==> flow/design.v (excerpt) <==
module ascon_p_serial_multiround     
     #(parameter BW = 64) (
         input clk,
         input rstn,
         input en,                        
         input en_inc,                    
         input [2:0] slice_idx,           
         input [BW-1:0] slice_in,         
         output reg [BW-1:0] slice_out,   
         output done                      
     );
make LEC_CHECK=0 ABC_AREA=1 CAP_MARGIN=20 CORE_ASPECT_RATIO=0.5 CORE_MARGIN=2 CORE_UTILIZATION=69 CTS_CLUSTER_DIAMETER=351 CTS_CLUSTER_SIZE=96 PLACE_DENSITY=0.4 SETUP_SLACK_MARGIN=0.44 SLEW_MARGIN=20 TNS_END_PERCENT=10 finish   # period 1.6 ns
run.sh (not shown) runs the stock make flow with config.mk's settings and CLKGATE_MAP_FILE=.
The first run stopped in clock tree synthesis.
Change:
CORE_ASPECT_RATIO = unset   (was 0.5)
CORE_UTILIZATION = 65   (was 69)
SETUP_SLACK_MARGIN = unset   (was 0.44)
After rerunning: The new run failed in global routing, error GRT-0116; die size is higher by 5.8%; area after synthesis is unchanged; synthesized cell count stays the same.
Change:
ABC_AREA = unset   (was 1)
CORE_UTILIZATION = 68   (was 65)
CTS_CLUSTER_DIAMETER = unset   (was 351)
CTS_CLUSTER_SIZE = unset   (was 96)
PLACE_DENSITY = unset   (was 0.4)
TNS_END_PERCENT = unset   (was 10)
clock period = 3.43 ns   (was 1.6 ns; I/O delays follow)
Now the flow finished but failed the layout checks on negative setup slack.
Area after synthesis fell by 9.4%.
Die area fell by 13%.
Synthesized cell count fell by 32%.


== run 1 ==
ascon_p_serial_multiround again, from the RTL that the note above started with.
clock: 3.43 ns
lec_check: 0
cap_margin: 5
core_margin: 2
core_utilization: 72
cts_cluster_diameter: 362
hold_slack_margin: -0.1
place_density: 0.64
setup_slack_margin: -0.34
slew_margin: 20
STATUS run=run 1 STAGES=ALL_DONE FINAL_CHECKS=FAILED CAUSE=capacitance limit, slew limit, setup timing
Setup changes, run 1 to run 2
- CTS_CLUSTER_DIAMETER removed (was 362)
- CTS_CLUSTER_SIZE newly set to 39
- SETUP_SLACK_MARGIN removed (was -0.34)
- PLACE_DENSITY removed (was 0.64)
- CAP_MARGIN changed from 5 to 20
- CORE_UTILIZATION changed from 72 to 59
- HOLD_SLACK_MARGIN removed (was -0.1)
- the clock period (ns, I/O delays scaled along) changed from 3.43 to 2.75
Not one of run 1 and run 2 finished clean.
Run 2: flow complete, layout not clean; failing: setup timing
Looking at cell count of the worst reg-to-reg path across run 1 and run 2, the one that comes out lower is run 2.
Setup clock skew after layout: run 2 vs run 1 down 0.0090 ns
In run 2 relative to run 1, fmax had gone up by more than 10%.
Delta (run 2 minus run 1): synthesis-to-layout area growth went up by 7.0 points; final cell utilization of the core saw a decrease; CTS clock-pin slew for the worst setup and hold paths has remained practically unchanged.
Run 1 -> run 2: net total in the final layout increased by a few percent
Wire: run 2 routes less than run 1
Looking at run 1 and run 2, the number of cell instances after yosys synthesis is a wash.
Here is what was changed in the inputs of run 3 compared with run 2.
- CTS_CLUSTER_SIZE removed (was 39)
- CORE_UTILIZATION changed from 59 to 40
- the clock period (ns, I/O delays scaled along) changed from 2.75 to 4.2
Results
Both conditions hold for run 3: the flow ran to the end and the final layout passed the timing, DRC and antenna checks. Via density per instance (run 2 / run 3): 1.12. Compared with run 2, in run 3 flip-flop and latch area now sits at about the same level; detailed-routed wire length on met2 saw a decrease; wire length decreased 4.7%. Changes observed in run 3 relative to run 2: worst setup slack has increased, remaining antenna violation count closely matched the old numbers, maximum achievable frequency lost about 4.6%, per-cell routed wire length now smaller. Share of the clock period used by the worst path for run 3 is lower than for run 2.


04-06:
ascon_p_serial_multiround again, from the RTL that the note above started with.
make LEC_CHECK=0 CAP_MARGIN=20 CORE_MARGIN=2 CORE_UTILIZATION=52 SLEW_MARGIN=20 finish   # period 4.09 ns
04-06: full flow OK, the timing, DRC and antenna checks passed
## Diff of input files: 06-21 against 04-06
diff --git a/flow/config.mk b/flow/config.mk
--- a/flow/config.mk
+++ b/flow/config.mk
@@ -10 +10 @@
-export CORE_UTILIZATION = 52
+export CORE_UTILIZATION = 72
@@ -11,0 +12 @@
+export TNS_END_PERCENT = 5
==> flow/constraint.sdc <==
create_clock -name core_clock -period 3.49 [get_ports {clk}]
set_input_delay 0.6980 -clock core_clock [delete_from_list [all_inputs] [get_ports {clk}]]
set_output_delay 0.6980 -clock core_clock [all_outputs]
set_load 0.01 [all_outputs]
Notes after the runs:
- When the final numbers for 04-06 and 06-21 were put side by side, the setup TNS turned out to be greater in 04-06.
- | 06-21 | all stages done | FAIL | capacitance limit, slew limit, setup timing |
- Re number of fillers in the final layout: 04-06 and 06-21 aren't equal, and the higher value belongs to 04-06.
- 06-21 vs. 04-06: horizontal die size went down by about 15%.
- Summary of the comparison: final critical-path required period is higher in 06-21, relative to 04-06.
- The clock buffer count in 06-21 is 0.919 times that in 04-06.


== run A ==
ascon_p_serial_multiround again, from the RTL that the note above started with.
clock: 1.97 ns
lec_check: 0
cap_margin: 20
core_margin: 2
core_utilization: 51
cts_cluster_size: 96
slew_margin: 20
FAIL run A @ global routing: tool exited with error
Setup changes, run A to run B
# run A
export LEC_CHECK = 0
export CAP_MARGIN = 20
export CORE_MARGIN = 2
export CORE_UTILIZATION = 51
export CTS_CLUSTER_SIZE = 96
export SLEW_MARGIN = 20
create_clock -name core_clock -period 1.97 [get_ports {clk}]
# run B
export LEC_CHECK = 0
export CAP_MARGIN = 20
export CORE_MARGIN = 2
export CORE_UTILIZATION = 69
export SLEW_MARGIN = 20
create_clock -name core_clock -period 4.81 [get_ports {clk}]
Notes after the runs:
Run B finished all stages; the layout is clean.
Cmp run B and run A / global placer's final weighted congestion / higher: run B
As of run B, post-detailed-placement cell area had fallen by more than 10% compared to run A.
| cell area after synthesis | run A vs run B | ≈ equal |
Re die span in x: run A was higher than run B.
Comparing run B against run A, there is no change at all in buffer depth of the longest clock path.
Side by side, clock buffer count from CTS turned out lower in run B than in run A.
Run B against run A: die outline area now smaller, synthesized cell count comparable.
diff inputs: run B => run C
# run B
export LEC_CHECK = 0
export CAP_MARGIN = 20
export CORE_MARGIN = 2
export CORE_UTILIZATION = 69
export SLEW_MARGIN = 20
create_clock -name core_clock -period 4.81 [get_ports {clk}]
# run C
export LEC_CHECK = 0
export CAP_MARGIN = 20
export CORE_MARGIN = 2
export CORE_UTILIZATION = 71
export SLEW_MARGIN = 20
create_clock -name core_clock -period 4.59 [get_ports {clk}]
## What came out
- Worst setup path endpoint = state[3][6]: run C; worst setup path endpoint = state[3][51]: run B
- Global-route wire length before repair in run C is about 1% above run B.
- Diff run B -> run C | final instance area | up slightly
- Diff run B -> run C: row count has decreased; effective utilization at floorplan has increased.
- Wire length on met3 went up by a little under 10% going from run B to run C.
- The maximum buffer depth of the clock tree of run C and that of run B are within noise of each other.
diff inputs: run C => run D
# run C
export LEC_CHECK = 0
export CAP_MARGIN = 20
export CORE_MARGIN = 2
export CORE_UTILIZATION = 71
export SLEW_MARGIN = 20
create_clock -name core_clock -period 4.59 [get_ports {clk}]
# run D
export LEC_CHECK = 0
export CAP_MARGIN = 20
export CORE_MARGIN = 2
export CORE_UTILIZATION = 66
export CTS_CLUSTER_DIAMETER = 49
export SLEW_MARGIN = 20
create_clock -name core_clock -period 3.08 [get_ports {clk}]
- Status | run C and run D | clean except run D
- Compared run D against run C; register area within noise.
- Comparing run C and run D, the lower number of global-route vias before repair is on run C.
- Run C → run D: all-layer global routing usage decreased 0.87 points, final worst slack moved down, area growth from synthesis to layout rose by 11 points.
- Run D -> run C: proportion of register bits with asynchronous set or reset after synthesis delta 0, exact match
- For the final area, run D came in about 10% higher than run C did.
- Between run C and run D, register-to-register setup slack decreased.
- Delta (run D minus run C): filler-free cell count of the finished design went up by about 8%, fraction of standard cell area that is sequential has decreased.
[inputs] run E vs run D
# run D
export LEC_CHECK = 0
export CAP_MARGIN = 20
export CORE_MARGIN = 2
export CORE_UTILIZATION = 66
export CTS_CLUSTER_DIAMETER = 49
export SLEW_MARGIN = 20
create_clock -name core_clock -period 3.08 [get_ports {clk}]
# run E
export LEC_CHECK = 0
export CAP_MARGIN = 20
export CORE_MARGIN = 2
export CORE_UTILIZATION = 72
export CTS_CLUSTER_DIAMETER = 49
export CTS_CLUSTER_SIZE = 31
export PLACE_DENSITY = 0.95
export SLEW_MARGIN = 20
create_clock -name core_clock -period 3.08 [get_ports {clk}]
Results
Run E: aborted in global routing (tool error). The final reports for run E and run D show number of core rows lower in the former. Reported for run D and run E, mux share of post-synthesis cell area turned out identical to the last digit. Comparing run E against run D, there is no change at all in post-synthesis sequential area ratio. Compared with run D, in run E mean instance size in the synthesized netlist shows no meaningful change; worst setup timing slack at the placement stage decreased 87 ps. Higher initial standard-cell utilization of the core was reported by run E, not run D.
